==> flow/design.v (excerpt) <==
module a_filter_reference_32x11(
    input [31:0] x_in,
    input clk,
    input [5:0] reset,
    output [31:0] y_out);
For scale: roughly 6,400 cells after synthesis, about 540 flip-flops, about 55,000 um^2 of cells after synthesis.
clock: 3.8 ns
lec_check: 0
cap_margin: 20
core_margin: 2
core_utilization: 72
cts_cluster_diameter: 307
cts_cluster_size: 95
place_density: 0.38
slew_margin: 20
tns_end_percent: 5
run.sh (not shown) runs the stock make flow with config.mk's settings and CLKGATE_MAP_FILE=.
The baseline aborted during 5_1_grt.
Next try:
Settings changed: CORE_UTILIZATION 72 to 66, CTS_CLUSTER_DIAMETER 307 to default, CTS_CLUSTER_SIZE 95 to default, PLACE_DENSITY 0.38 to default, TNS_END_PERCENT 5 to default.
Clock period 3.8 ns to 9.92 ns, I/O delays scaled along.
=> The new run completed without violations; area after synthesis stays the same; die size increases by 9.0%; synthesized cell count stays the same.
Next try:
Settings changed: CORE_UTILIZATION 66 to 9.
What happened: Setup slack improves by 0.15 ns; global-route usage came out lower by 23 points.
Next try:
Settings changed: CORE_UTILIZATION 9 to 72, CTS_CLUSTER_SIZE from default to 95, PLACE_DENSITY from default to 0.38.
Clock period 9.92 ns to 6.32 ns, I/O delays scaled along.
This time the run did not get past 5_1_grt.
Synthesized area stays the same.
Synthesized cell count is unchanged.
Die area decreases by 87%.
Next try:
Settings changed: CTS_CLUSTER_SIZE 95 to default, PLACE_DENSITY 0.38 to default, PLACE_DENSITY_LB_ADDON from default to 0.0.
Clock period 6.32 ns to 8.38 ns, I/O delays scaled along.
What happened: With this change the flow completed and failed the layout checks on negative setup slack. Area after synthesis is unchanged. Synthesized cell count is unchanged. Die area does not change.
Next try:
Settings changed: CORE_UTILIZATION 72 to 59, PLACE_DENSITY_LB_ADDON 0.0 to default.
Clock period 8.38 ns to 4.37 ns, I/O delays scaled along.
Effect:
- The new run produced a layout that fails on negative setup slack
- worst setup slack gets worse by 3.0 ns
- register-to-register slack is worse by 3.1 ns
- synthesized area is unchanged
- cell count rose by 23%
- die size goes up by 22%
- via count went up by 18%
- first-iteration DRC count went up by 48%
- non-clock buffer count grows by 1514

========
a_filter_reference_32x11 again, from the RTL that the note above started with.
==> flow/config.mk <==
export PLATFORM = sky130hd
export DESIGN_NAME = a_filter_reference_32x11
export DESIGN_NICKNAME = a_filter_reference_32x11
export VERILOG_FILES = /design/flow/design.v
export SDC_FILE = /design/flow/constraint.sdc
export NUM_CORES = 4
export LEC_CHECK = 0
export ABC_AREA = 1
export CAP_MARGIN = 20
export CORE_MARGIN = 2
export CORE_UTILIZATION = 72
export CTS_CLUSTER_SIZE = 90
export MAX_ROUTING_LAYER = met4
export PLACE_DENSITY = 0.67
export SETUP_SLACK_MARGIN = 1.93
export SLEW_MARGIN = 20
==> flow/constraint.sdc <==
create_clock -name core_clock -period 7.46 [get_ports {clk}]
set_input_delay 1.4920 -clock core_clock [delete_from_list [all_inputs] [get_ports {clk}]]
set_output_delay 1.4920 -clock core_clock [all_outputs]
set_load 0.01 [all_outputs]
The first run stopped in 5_1_grt (ODB-0269).
Edit:
Settings changed: CORE_ASPECT_RATIO set to 0.91, CTS_CLUSTER_SIZE 90 to 12, MAX_ROUTING_LAYER met4 to not set, PLACE_DENSITY 0.67 to not set, SETUP_SLACK_MARGIN 1.93 to not set.
Clock period 7.46 ns to 8.58 ns, I/O delays scaled along.
Effect: With this change the flow produced a clean layout; die area is about the same; synthesized cell count is unchanged; area after synthesis stays the same.
Edit:
Settings changed: CORE_ASPECT_RATIO 0.91 to not set, CTS_CLUSTER_SIZE 12 to 74, PLACE_DENSITY_LB_ADDON set to 0.0.
Clock period 8.58 ns to 7.3 ns, I/O delays scaled along.
Result: Now the flow died in 5_1_grt, error GRT-0232. Synthesized area is unchanged. Synthesized cell count is unchanged. Die area stays flat.
Edit:
Settings changed: ABC_AREA 1 to not set, CTS_CLUSTER_SIZE 74 to 58, SETUP_SLACK_MARGIN set to -0.54.
Clock period 7.3 ns to 7.66 ns, I/O delays scaled along.
The new run finished but fails on setup timing.
Synthesized cell count decreases by 26%.
Die area fell by 12%.
Synthesized area drops by 13%.
Edit:
Settings changed: CORE_UTILIZATION 72 to 40, CTS_CLUSTER_SIZE 58 to not set, PLACE_DENSITY_LB_ADDON 0.0 to not set, SETUP_SLACK_MARGIN -0.54 to not set.
Clock period 7.66 ns to 8.86 ns, I/O delays scaled along.
With this change the flow went through all stages and came out clean.
Via count went down by 7.3%.
Count of clock-buffer cells in the layout went up by 16.
Global-route usage went down by 14 points.

========
## v45
Starting RTL as in the previous note.
==> flow/design.v (excerpt) <==
module a_filter_reference_32x11(
    input [31:0] x_in,
    input clk,
    input [5:0] reset,
    output [31:0] y_out);
export LEC_CHECK = 0
export ABC_AREA = 1
export CAP_MARGIN = 25
export CELL_PAD_IN_SITES_DETAIL_PLACEMENT = 0
export CELL_PAD_IN_SITES_GLOBAL_PLACEMENT = 0
export CORE_ASPECT_RATIO = 0.98
export CORE_MARGIN = 2
export CORE_UTILIZATION = 40
export CTS_CLUSTER_DIAMETER = 33
export CTS_CLUSTER_SIZE = 48
export GPL_ROUTABILITY_DRIVEN = 0
export MAX_ROUTING_LAYER = met4
export MIN_ROUTING_LAYER = met2
export SLEW_MARGIN = 20
export TNS_END_PERCENT = 95
create_clock -name core_clock -period 6.39 [get_ports {clk}]
v45 | ERROR | global routing
Changes in v50 relative to v45:
Settings: CELL_PAD_IN_SITES_DETAIL_PLACEMENT no longer set, was 0; CAP_MARGIN now 20, was 25; CORE_ASPECT_RATIO no longer set, was 0.98; CTS_CLUSTER_DIAMETER no longer set, was 33; TNS_END_PERCENT no longer set, was 95; CORE_UTILIZATION now 28, was 40; GPL_ROUTABILITY_DRIVEN no longer set, was 0; CTS_CLUSTER_SIZE no longer set, was 48; MIN_ROUTING_LAYER no longer set, was met2; MAX_ROUTING_LAYER no longer set, was met4; ABC_AREA no longer set, was 1; CELL_PAD_IN_SITES_GLOBAL_PLACEMENT no longer set, was 0; the clock period (ns, I/O delays scaled along) now 8.86, was 6.39.
==> comparison <==
No stage failed in v50, and the final checks on the layout all came back clean.
Between v45 and v50, the flow reports number of library cell types mapped by synthesis increasing by more than 10%.
Area fraction in mux cells, v50 and v45: larger value in v50
Area of the mapped netlist: v50 vs v45 down about 13%
Clock buffer count from CTS: v50 lower than v45
Synthesized-area fraction occupied by and/or/nand/nor cells, v50 and v45: higher on v45
Instance tally after logic synthesis: v50 vs v45 down 26%
Relative to v45, v50 degrades die size.
Relative to v50, the following input files were edited for v52:
Settings: a change of CORE_UTILIZATION from 28 to 72; an added CORE_ASPECT_RATIO of 0.91; a change of the clock period (ns, I/O delays scaled along) from 8.86 to 7.5.
--- outcome ---
Measured against each other, v52 and v50 differ in critical path depth, the lower figure coming from v50.
[compare] base=v50 new=v52: area of the die has decreased, setup fix buffers added after clock tree synthesis has increased.
Going from v50 to v52, fraction of standard cell area that is sequential went down; clock transition at the register clock pins on the worst setup and hold paths after CTS did not really move.
v50 has higher hold slack than v52.
v52 had finished all stages when the layout checks came back failing, citing negative setup slack.
v50: PASS, flow complete, no timing, DRC or antenna violations
diff inputs: v52 => v20
Settings: CORE_ASPECT_RATIO removed (was 0.91); CORE_UTILIZATION changed from 72 to 66; the clock period (ns, I/O delays scaled along) changed from 7.5 to 7.43.
==> comparison <==
v20 -> stages 100% | layout checks FAIL | negative setup slack. Diff v52 -> v20: count of non-CTS buffers in the layout shrank by 0.94%; synthesis-to-layout area growth went up 0.36 points; final setup violation count went down; cell depth of the worst flop-to-flop path went down by 21; total length of routed met2 wires shrank by 7.4%.
## Diff of input files: v59 against v20
Settings: swapping 66 for 52 in CORE_UTILIZATION; putting CTS_CLUSTER_SIZE at 95 where nothing was set; swapping 7.43 for 5.59 in the clock period (ns, I/O delays scaled along).
Layout-stage area growth over the synthesis result in v59 is 30 points higher than in v20. As for a clean layout from v59 and v20, there is none. STATUS run=v20 STAGES=ALL_DONE FINAL_CHECKS=FAILED CAUSE=negative setup slack. The layout from v59, despite a flow that completed every stage, fails the layout checks, with the failing checks listed as negative setup slack. Worst path required time, v59 and v20: higher on v20.

========
Starting RTL as in the previous note.
Settings: LEC_CHECK=0, CAP_MARGIN=20, CELL_PAD_IN_SITES_GLOBAL_PLACEMENT=2, CORE_MARGIN=2, CORE_UTILIZATION=40, MIN_ROUTING_LAYER=met2, SLEW_MARGIN=20; clock period 9.0 ns.
Change:
- CELL_PAD_IN_SITES_GLOBAL_PLACEMENT: 2 -> unset
- CORE_UTILIZATION: 40 -> 66
- MIN_ROUTING_LAYER: met2 -> unset
- clock period: 9.0 -> 7.46 ns (I/O delays scaled with it)
Outcome:
- This time the run ran to the end with violations: setup timing
- final area climbs by a few percent
- cell count drops by a few percent
- via count drops by a quarter to a third
- critical path depth drops by 1
- setup slack loses 1.3 ns
- die area drops by well over a third

========
## build 74
Starting RTL as in the previous note.
Settings: LEC_CHECK=0, CAP_MARGIN=30, CORE_ASPECT_RATIO=0.83, CORE_MARGIN=2, CORE_UTILIZATION=71, CTS_CLUSTER_SIZE=37, GPL_ROUTABILITY_DRIVEN=1, GPL_TIMING_DRIVEN=1, MAX_ROUTING_LAYER=met4, SETUP_SLACK_MARGIN=-0.16, SLEW_MARGIN=20; clock period 7.57 ns.
Build 74 ran in full, but the layout does not pass; the checks complain about negative setup slack.
## Diff of input files: build 59 against build 74
# build 74
export LEC_CHECK = 0
export CAP_MARGIN = 30
export CORE_ASPECT_RATIO = 0.83
export CORE_MARGIN = 2
export CORE_UTILIZATION = 71
export CTS_CLUSTER_SIZE = 37
export GPL_ROUTABILITY_DRIVEN = 1
export GPL_TIMING_DRIVEN = 1
export MAX_ROUTING_LAYER = met4
export SETUP_SLACK_MARGIN = -0.16
export SLEW_MARGIN = 20
create_clock -name core_clock -period 7.57 [get_ports {clk}]
# build 59
export LEC_CHECK = 0
export CAP_MARGIN = 30
export CORE_ASPECT_RATIO = 0.83
export CORE_MARGIN = 2
export CORE_UTILIZATION = 56
export GPL_ROUTABILITY_DRIVEN = 0
export GPL_TIMING_DRIVEN = 0
export SETUP_SLACK_MARGIN = -0.16
export SLEW_MARGIN = 20
create_clock -name core_clock -period 6.45 [get_ports {clk}]
Of the runs build 74 and build 59, none of them finished clean. The flow completed for build 74, but it is not clean: the layout still shows negative setup slack. Complete run, failing final checks: build 59, reason negative setup slack. Build 59 ends up with a least setup slack across all paths after layout that is 460 ps lower than in build 74. Build 74 has a higher utilization of the core after routing than build 59. Delta(final sum of negative setup slack, build 59 - build 74) < 0. [compare] base=build 74 new=build 59: critical path depth moved down; global-route wire length before repair moved up; starting density of the core moved down; antenna diode instance count moved down; clock-buffer cell count moved up.
Modified inputs, build 50 compared to build 59
# build 59
export LEC_CHECK = 0
export CAP_MARGIN = 30
export CORE_ASPECT_RATIO = 0.83
export CORE_MARGIN = 2
export CORE_UTILIZATION = 56
export GPL_ROUTABILITY_DRIVEN = 0
export GPL_TIMING_DRIVEN = 0
export SETUP_SLACK_MARGIN = -0.16
export SLEW_MARGIN = 20
create_clock -name core_clock -period 6.45 [get_ports {clk}]
# build 50
export LEC_CHECK = 0
export ABC_AREA = 1
export CAP_MARGIN = 15
export CORE_ASPECT_RATIO = 0.83
export CORE_MARGIN = 2
export CORE_UTILIZATION = 46
export CTS_CLUSTER_SIZE = 85
export GPL_ROUTABILITY_DRIVEN = 0
export GPL_TIMING_DRIVEN = 1
export SETUP_SLACK_MARGIN = -0.16
export SLEW_MARGIN = 15
create_clock -name core_clock -period 6.45 [get_ports {clk}]
## What came out
Of build 59 and build 50, none finishes clean. Complete run, failing final checks: build 59, reason negative setup slack. Build 50: flow complete, layout not clean; failing: negative setup slack. Build 50 against build 59: design area up 0.012 mm^2, area of the core up 38%. The synthesis-to-layout area growth in build 50 was higher than what build 59 gave. Relative to build 59, the die outline area of build 50 is higher by about 40%.
Inputs modified between build 50 and build 85:
# build 50
export LEC_CHECK = 0
export ABC_AREA = 1
export CAP_MARGIN = 15
export CORE_ASPECT_RATIO = 0.83
export CORE_MARGIN = 2
export CORE_UTILIZATION = 46
export CTS_CLUSTER_SIZE = 85
export GPL_ROUTABILITY_DRIVEN = 0
export GPL_TIMING_DRIVEN = 1
export SETUP_SLACK_MARGIN = -0.16
export SLEW_MARGIN = 15
create_clock -name core_clock -period 6.45 [get_ports {clk}]
# build 85
export LEC_CHECK = 0
export CAP_MARGIN = 30
export CORE_ASPECT_RATIO = 0.83
export CORE_MARGIN = 2
export CORE_UTILIZATION = 71
export GPL_ROUTABILITY_DRIVEN = 1
export GPL_TIMING_DRIVEN = 1
export SETUP_SLACK_MARGIN = -0.16
export SLEW_MARGIN = 20
create_clock -name core_clock -period 3.57 [get_ports {clk}]
==> comparison <==
Build 85 ended up with a higher area fraction in full adders, half adders and majority gates than build 50 did.
Cmp build 85 vs build 50: post-synthesis net count lower in build 85
Build 85 | ERROR | 4_1_cts
Looking at worst setup timing slack at the placement stage across both flows, build 85 is the weaker of the two, with build 50 ahead.
Per the comparison of build 85 with build 50, post-synthesis cell type count climbed 15%, die area dropped 0.060 mm^2, netlist area before placement lower.
